Setup of v36:
==> flow/design.v (excerpt) <==
module FIR_low_pass_filter(
	input clk,
	input rst,
	input [7:0]FIR_IN,
	output reg [16:0]FIR_OUT
);
Size in the first run: ~200 flip-flops, roughly 27 I/O pins, ~15000 µm² of cells after synthesis.
export LEC_CHECK = 0
export ABC_AREA = 1
export CAP_MARGIN = 5
export CORE_ASPECT_RATIO = 0.95
export CORE_MARGIN = 2
export CORE_UTILIZATION = 72
export CTS_CLUSTER_DIAMETER = 191
export CTS_CLUSTER_SIZE = 71
export HOLD_SLACK_MARGIN = 0.29
export PLACE_DENSITY_LB_ADDON = 0.2
export SETUP_SLACK_MARGIN = 0.37
export SLEW_MARGIN = 20
create_clock -name core_clock -period 3.42 [get_ports {clk}]
run.sh (not shown) runs the stock make flow with config.mk's settings and CLKGATE_MAP_FILE=.
The layout from v36, despite a flow that completed every stage, fails the layout checks, with the failing checks listed as negative setup slack.
[inputs] v40 vs v36
- a deleted HOLD_SLACK_MARGIN that had been 0.29
- a deleted CORE_ASPECT_RATIO that had been 0.95
- a change of CAP_MARGIN from 5 to 20
- a deleted CTS_CLUSTER_SIZE that had been 71
- a deleted PLACE_DENSITY_LB_ADDON that had been 0.2
- a deleted SETUP_SLACK_MARGIN that had been 0.37
- a deleted CTS_CLUSTER_DIAMETER that had been 191
- a change of the clock period (ns, I/O delays scaled along) from 3.42 to 5.39
Results
v40: full flow OK, the timing, design-rule and antenna checks passed
As far as chip area is concerned, v40 and v36 perform about the same.
v40: share of the clock period used by the worst path after layout lower than v36
Setup slack: v40 more than v36
#### Input delta (v37 over v40)
- setting SETUP_SLACK_MARGIN to 1.01 for the first time
- setting PLACE_DENSITY_LB_ADDON to 0.2 for the first time
- changing the clock period (ns, I/O delays scaled along) from 5.39 to 3.84
Findings:
STATUS run=v37 STAGES=ALL_DONE FINAL_CHECKS=FAILED CAUSE=negative setup slack
v40 ended up with multi_data4[10]$_DFF_PN0_ as its source of the critical timing path; v37 ended up with multi_data5[11]$_DFF_PN0_.
In the tables for v40 and v37, count of clock-buffer cells in the layout reads higher with v40.
Worst hold slack came out lower on v37 than on v40.
Setup changes, v37 to v18
- an added CORE_ASPECT_RATIO of 1.32
- a deleted SETUP_SLACK_MARGIN that had been 1.01
- a deleted PLACE_DENSITY_LB_ADDON that had been 0.2
- an added TNS_END_PERCENT of 50
- a change of the clock period (ns, I/O delays scaled along) from 3.84 to 3.71
Results
- From the logs: v18 reached the end of the flow and failed the layout checks with negative setup slack.
- v18 vs. v37: first-iteration DRC count went down 55%, number of instances in the synthesized netlist held.
- Total core area delta (v37 -> v18): insignificant
- Clock-cell share of area: v37 vs v18, no meaningful difference

* * *

FIR_low_pass_filter again, from the RTL that the note above started with.
make LEC_CHECK=0 ABC_AREA=1 CAP_MARGIN=20 CELL_PAD_IN_SITES_DETAIL_PLACEMENT=0 CORE_ASPECT_RATIO=1.05 CORE_MARGIN=2 CORE_UTILIZATION=72 CTS_CLUSTER_DIAMETER=81 CTS_CLUSTER_SIZE=81 GPL_ROUTABILITY_DRIVEN=0 HOLD_SLACK_MARGIN=-0.08 MAX_ROUTING_LAYER=met5 MIN_ROUTING_LAYER=met1 PLACE_DENSITY_LB_ADDON=0.26 SLEW_MARGIN=40 TNS_END_PERCENT=85 finish   # period 3.32 ns
The starting point completed, yet does not pass: setup timing.
Next try:
ABC_AREA = not set   (was 1)
CELL_PAD_IN_SITES_DETAIL_PLACEMENT = not set   (was 0)
CORE_ASPECT_RATIO = not set   (was 1.05)
CTS_CLUSTER_DIAMETER = not set   (was 81)
CTS_CLUSTER_SIZE = not set   (was 81)
GPL_ROUTABILITY_DRIVEN = not set   (was 0)
HOLD_SLACK_MARGIN = not set   (was -0.08)
MAX_ROUTING_LAYER = not set   (was met5)
MIN_ROUTING_LAYER = not set   (was met1)
PLACE_DENSITY_LB_ADDON = not set   (was 0.26)
SLEW_MARGIN = 20   (was 40)
TNS_END_PERCENT = not set   (was 85)
clock period = 3.05 ns   (was 3.32 ns; I/O delays follow)
The changed run reached the layout checks and failed them: setup timing.
Global-route usage goes up by 4.3 points.
Cell area goes up by 8.4%.
Worst setup slack got worse by 1.2 ns.
Count of clock-buffer cells in the layout stays the same.
Via count goes up by 6.3%.
Sequential share of layout area goes down by 2.1 points.
Next try:
ABC_AREA = 1   (was not set)
CORE_ASPECT_RATIO = 1.19   (was not set)
TNS_END_PERCENT = 50   (was not set)
clock period = 3.71 ns   (was 3.05 ns; I/O delays follow)
Effect:
- The new run finished with setup timing left
- final area decreases by about 10%
- synthesized area increases by 6.4%
- setup slack improves by 1.7 ns
- utilization decreases by 16 points
Next try:
CORE_ASPECT_RATIO = not set   (was 1.19)
PLACE_DENSITY_LB_ADDON = 0.19   (was not set)
SETUP_SLACK_MARGIN = 1.14   (was not set)
TNS_END_PERCENT = not set   (was 50)
clock period = 3.84 ns   (was 3.71 ns; I/O delays follow)
=> The new run finished with setup timing left; area after synthesis is unchanged; core utilization rose by 13 points; final area increases by 16%; clock skew stays flat; worst setup slack loses 0.27 ns; maximum frequency goes down by 9.8%; global-route usage came out higher by 9.0 points; worst hold slack improves by 0.086 ns; final cell count came out higher by 3.2%; first-iteration DRC count increases to 2.9 times its value.

* * *

FIR_low_pass_filter again, from the RTL that the note above started with.
make LEC_CHECK=0 ABC_AREA=1 CAP_MARGIN=40 CELL_PAD_IN_SITES_DETAIL_PLACEMENT=2 CELL_PAD_IN_SITES_GLOBAL_PLACEMENT=3 CORE_MARGIN=2 CORE_UTILIZATION=40 CTS_CLUSTER_DIAMETER=24 CTS_CLUSTER_SIZE=62 GPL_ROUTABILITY_DRIVEN=0 GPL_TIMING_DRIVEN=0 HOLD_SLACK_MARGIN=-0.06 MIN_ROUTING_LAYER=met1 PLACE_DENSITY=0.53 SETUP_SLACK_MARGIN=0.82 SLEW_MARGIN=20 finish   # period 3.36 ns
The baseline completed and failed the layout checks on negative hold slack, negative setup slack.
Edit:
ABC_AREA = not set   (was 1)
CAP_MARGIN = 20   (was 40)
CELL_PAD_IN_SITES_DETAIL_PLACEMENT = not set   (was 2)
CELL_PAD_IN_SITES_GLOBAL_PLACEMENT = 0   (was 3)
CTS_CLUSTER_DIAMETER = not set   (was 24)
CTS_CLUSTER_SIZE = 94   (was 62)
GPL_ROUTABILITY_DRIVEN = not set   (was 0)
HOLD_SLACK_MARGIN = not set   (was -0.06)
MIN_ROUTING_LAYER = not set   (was met1)
PLACE_DENSITY = not set   (was 0.53)
SETUP_SLACK_MARGIN = 1.49   (was 0.82)
clock period = 7.0 ns   (was 3.36 ns; I/O delays follow)
With this change the flow finished with timing, DRC and antenna clean.
Design area came out lower by about a fifth.
Worst hold slack gains 0.41 ns.
Utilization came out lower by 9.8 points.
Global-route usage came out lower by 11 points.
Non-clock buffer count came out lower by 98.
Final cell count came out lower by about a fifth.
Critical path depth is unchanged.
Setup slack gains 2.7 ns.
Edit:
CELL_PAD_IN_SITES_GLOBAL_PLACEMENT = not set   (was 0)
CTS_CLUSTER_DIAMETER = 393   (was not set)
CTS_CLUSTER_SIZE = 98   (was 94)
GPL_TIMING_DRIVEN = not set   (was 0)
PLACE_DENSITY = 0.87   (was not set)
SETUP_SLACK_MARGIN = not set   (was 1.49)
Outcome: Non-clock buffer count decreases by 1; wire length grows by roughly a tenth; fmax goes up by a few percent; clock skew fell by 0.0043 ns; utilization hardly moves; final cell count stays flat; final area stays flat; setup slack gets better by 0.21 ns.
Edit:
ABC_AREA = 0   (was not set)
CAP_MARGIN = 40   (was 20)
CORE_ASPECT_RATIO = 0.5   (was not set)
CORE_MARGIN = 8   (was 2)
CORE_UTILIZATION = 64   (was 40)
CTS_CLUSTER_DIAMETER = 323   (was 393)
GPL_ROUTABILITY_DRIVEN = 0   (was not set)
PLACE_DENSITY = 0.41   (was 0.87)
SETUP_SLACK_MARGIN = -0.69   (was not set)
SLEW_MARGIN = 0   (was 20)
TNS_END_PERCENT = 35   (was not set)
Cell count goes down by 8.7%.
Wire length falls by 4.6%.
Core utilization came out higher by 25 points.
First-iteration DRC count went down by 30%.
Worst setup slack gains 0.091 ns.

* * *

== old ==
The RTL this note starts from:
==> flow/design.v <==
module FIR_low_pass_filter(
	input clk,
	input rst,
	input [7:0]FIR_IN,
	output reg [16:0]FIR_OUT
);
reg[7:0] delay_pipeline1;
reg[7:0] delay_pipeline2;
reg[7:0] delay_pipeline3;
reg[7:0] delay_pipeline4;
reg[7:0] delay_pipeline5;
reg[7:0] delay_pipeline6;
reg[7:0] delay_pipeline7;
reg[7:0] delay_pipeline8;
reg[7:0] delay_pipeline9;
wire[7:0] coeff1 = 8'd7;	 
wire[7:0] coeff2 = 8'd5;
wire[7:0] coeff3 = 8'd51;
wire[7:0] coeff4 = 8'd135;
wire[7:0] coeff5 = 8'd179;
wire[7:0] coeff6 = 8'd135;
wire[7:0] coeff7 = 8'd51;
wire[7:0] coeff8 = 8'd5;
wire[7:0] coeff9 = 8'd7;
reg signed [16:0] multi_data1 ; 
reg signed [16:0] multi_data2 ;
reg signed [16:0] multi_data3 ;
reg signed [16:0] multi_data4 ;
reg signed [16:0] multi_data5 ;
reg signed [16:0] multi_data6 ;
reg signed [16:0] multi_data7 ;
reg signed [16:0] multi_data8 ;
reg signed [16:0] multi_data9 ;
always@(posedge clk or negedge rst)
if(!rst)
begin
	delay_pipeline1 <= 8'b0 ;
	delay_pipeline2 <= 8'b0 ;
	delay_pipeline3 <= 8'b0 ;
	delay_pipeline4 <= 8'b0 ;
	delay_pipeline5 <= 8'b0 ;
	delay_pipeline6 <= 8'b0 ;
	delay_pipeline7 <= 8'b0 ;
	delay_pipeline8 <= 8'b0 ;
	delay_pipeline9 <= 8'b0 ;
end
else
begin
	delay_pipeline1 <= FIR_IN;
	delay_pipeline2 <= delay_pipeline1 ;
	delay_pipeline3 <= delay_pipeline2 ;
	delay_pipeline4 <= delay_pipeline3 ;
	delay_pipeline5 <= delay_pipeline4 ;
	delay_pipeline6 <= delay_pipeline5 ;
	delay_pipeline7 <= delay_pipeline6 ;
	delay_pipeline8 <= delay_pipeline7 ;
	delay_pipeline9 <= delay_pipeline8 ;
end
always@(posedge clk or negedge rst)  
	if(!rst)
		multi_data1 <= 17'b0 ;
	else
		multi_data1 <= delay_pipeline1*coeff1 ;
always@(posedge clk or negedge rst)  
	if(!rst)
		multi_data2 <= 17'b0 ;
	else
		multi_data2 <= delay_pipeline2*coeff2 ;
always@(posedge clk or negedge rst)  
	if(!rst)
		multi_data3 <= 17'b0 ;
	else
		multi_data3 <= delay_pipeline3*coeff3 ;
always@(posedge clk or negedge rst)  
	if(!rst)
		multi_data4 <= 17'b0 ;
	else
		multi_data4 <= delay_pipeline4*coeff4 ;
always@(posedge clk or negedge rst)  
	if(!rst)
		multi_data5 <= 17'b0 ;
	else
		multi_data5 <= delay_pipeline5*coeff5 ;
always@(posedge clk or negedge rst)  
	if(!rst)
		multi_data6 <= 17'b0 ;
	else
		multi_data6 <= delay_pipeline6*coeff6 ;
always@(posedge clk or negedge rst)  
	if(!rst)
		multi_data7 <= 17'b0 ;
	else
		multi_data7 <= delay_pipeline7*coeff7 ;
always@(posedge clk or negedge rst)  
	if(!rst)
		multi_data8 <= 17'b0 ;
	else
		multi_data8 <= delay_pipeline8*coeff8 ;
always@(posedge clk or negedge rst)  
	if(!rst)
		multi_data9 <= 17'b0 ;
	else
		multi_data9 <= delay_pipeline9*coeff9 ;
always@(posedge clk or negedge rst)
	if(!rst)
		FIR_OUT <= 16'b0 ;
	else
		FIR_OUT <= multi_data1 + multi_data2 + multi_data3 + multi_data4 +multi_data5 + multi_data6 + multi_data7 + multi_data8 + multi_data9 ;
endmodule
Settings: LEC_CHECK=0, ABC_AREA=1, CAP_MARGIN=40, CELL_PAD_IN_SITES_GLOBAL_PLACEMENT=3, CORE_MARGIN=2, CORE_UTILIZATION=40, CTS_CLUSTER_DIAMETER=24, CTS_CLUSTER_SIZE=62, GPL_ROUTABILITY_DRIVEN=0, GPL_TIMING_DRIVEN=0, MIN_ROUTING_LAYER=met1, PLACE_DENSITY_LB_ADDON=0.24, SLEW_MARGIN=20; clock period 7.26 ns.
### old -> new
# old
export LEC_CHECK = 0
export ABC_AREA = 1
export CAP_MARGIN = 40
export CELL_PAD_IN_SITES_GLOBAL_PLACEMENT = 3
export CORE_MARGIN = 2
export CORE_UTILIZATION = 40
export CTS_CLUSTER_DIAMETER = 24
export CTS_CLUSTER_SIZE = 62
export GPL_ROUTABILITY_DRIVEN = 0
export GPL_TIMING_DRIVEN = 0
export MIN_ROUTING_LAYER = met1
export PLACE_DENSITY_LB_ADDON = 0.24
export SLEW_MARGIN = 20
create_clock -name core_clock -period 7.26 [get_ports {clk}]
# new
export LEC_CHECK = 0
export CAP_MARGIN = 20
export CORE_MARGIN = 2
export CORE_UTILIZATION = 40
export SLEW_MARGIN = 20
create_clock -name core_clock -period 7.0 [get_ports {clk}]
==> results <==
The final layout from new, which completed every stage, passed the timing, design-rule and antenna checks at the end of the flow. new vs old — length of routed met2 wiring dropped 3200 µm. Of the two candidates, old has the worse total non-filler cell area in the finished layout and new the better one. Utilization: new vs old, no meaningful difference. Looking at summed standard-cell area reported by yosys across old and new, the one that comes out higher is old. Compared with old, new shows time the final worst path needs with I/O delays and setup higher by 0.57 ns. new has less setup slack than old. Diff old -> new: final routed wire length divided by cell count picked up an extra about 1.5%.

* * *

lane 1:
// FIR_low_pass_filter: RTL as listed in full above, without the edits since
make LEC_CHECK=0 CAP_MARGIN=20 CORE_MARGIN=2 CORE_UTILIZATION=65 SETUP_SLACK_MARGIN=1.4 SLEW_MARGIN=20 finish   # period 5.17 ns
Setup changes, lane 1 to lane 2
--- a/flow/config.mk
+++ b/flow/config.mk
@@ -8,5 +8,4 @@
 export CAP_MARGIN = 20
 export CORE_MARGIN = 2
-export CORE_UTILIZATION = 65
-export SETUP_SLACK_MARGIN = 1.4
+export CORE_UTILIZATION = 35
 export SLEW_MARGIN = 20
==> flow/constraint.sdc <==
create_clock -name core_clock -period 11.1 [get_ports {clk}]
set_input_delay 2.2200 -clock core_clock [delete_from_list [all_inputs] [get_ports {clk}]]
set_output_delay 2.2200 -clock core_clock [all_outputs]
set_load 0.01 [all_outputs]
==> comparison <==
Lane 2 was carried through to the last stage, and its layout satisfied the timing, design-rule and antenna checks. Lane 2 vs. lane 1: half-perimeter wire length of the detailed placement result has increased; final instance area has decreased; register-to-register slack has increased.
> inputs changed (lane 2 -> lane 3)
--- a/flow/config.mk
+++ b/flow/config.mk
@@ -8,4 +8,6 @@
 export CAP_MARGIN = 20
 export CORE_MARGIN = 2
-export CORE_UTILIZATION = 35
+export CORE_UTILIZATION = 72
+export PLACE_DENSITY = 0.35
+export SETUP_SLACK_MARGIN = 0.88
 export SLEW_MARGIN = 20
==> flow/constraint.sdc <==
create_clock -name core_clock -period 3.05 [get_ports {clk}]
set_input_delay 0.6100 -clock core_clock [delete_from_list [all_inputs] [get_ports {clk}]]
set_output_delay 0.6100 -clock core_clock [all_outputs]
set_load 0.01 [all_outputs]
## What came out
Lane 3 did not make it past global routing, where a tool error ended it.
Going from lane 2 to lane 3, the die size was found to have gone down by 51%.
Re number of core rows: lane 2 was higher than lane 3.
| cts-stage hold buffer count | lane 2 vs lane 3 | ≈ equal |
Re area of placed instances: lane 2 was lower than lane 3.
In the flow results for lane 2 and lane 3, the post-place setup slack is larger on lane 2.
diff inputs: lane 3 => lane 4
--- a/flow/config.mk
+++ b/flow/config.mk
@@ -8,6 +8,4 @@
 export CAP_MARGIN = 20
 export CORE_MARGIN = 2
-export CORE_UTILIZATION = 72
-export PLACE_DENSITY = 0.35
-export SETUP_SLACK_MARGIN = 0.88
+export CORE_UTILIZATION = 51
 export SLEW_MARGIN = 20
==> flow/constraint.sdc <==
create_clock -name core_clock -period 4.56 [get_ports {clk}]
set_input_delay 0.9120 -clock core_clock [delete_from_list [all_inputs] [get_ports {clk}]]
set_output_delay 0.9120 -clock core_clock [all_outputs]
set_load 0.01 [all_outputs]
==> comparison <==
- Lane 4: done, clean on timing, DRC and antenna
- In the reports for lane 3 and lane 4, the larger row count belongs to lane 4.
- From lane 4 to lane 3, synthesized area did not move at all.
- Sort lane 3 and lane 4 by cell count after placement desc -> top: lane 3
- Diff lane 3 -> lane 4: die extent in y increased 27 um; cell count after synthesis essentially unchanged; xor and xnor fraction of the mapped netlist area essentially unchanged; placeable core area increased 42%.
- Mean post-synth cell area: lane 4 vs lane 3, no meaningful difference
- Looking at die area, lane 4 sits 40% higher than lane 3 does.
- HPWL after detailed placement ended up 3900 um lower on lane 4 than on lane 3.
- Compared with lane 3, lane 4 shows a placement-stage cell area that is about 8% lower.
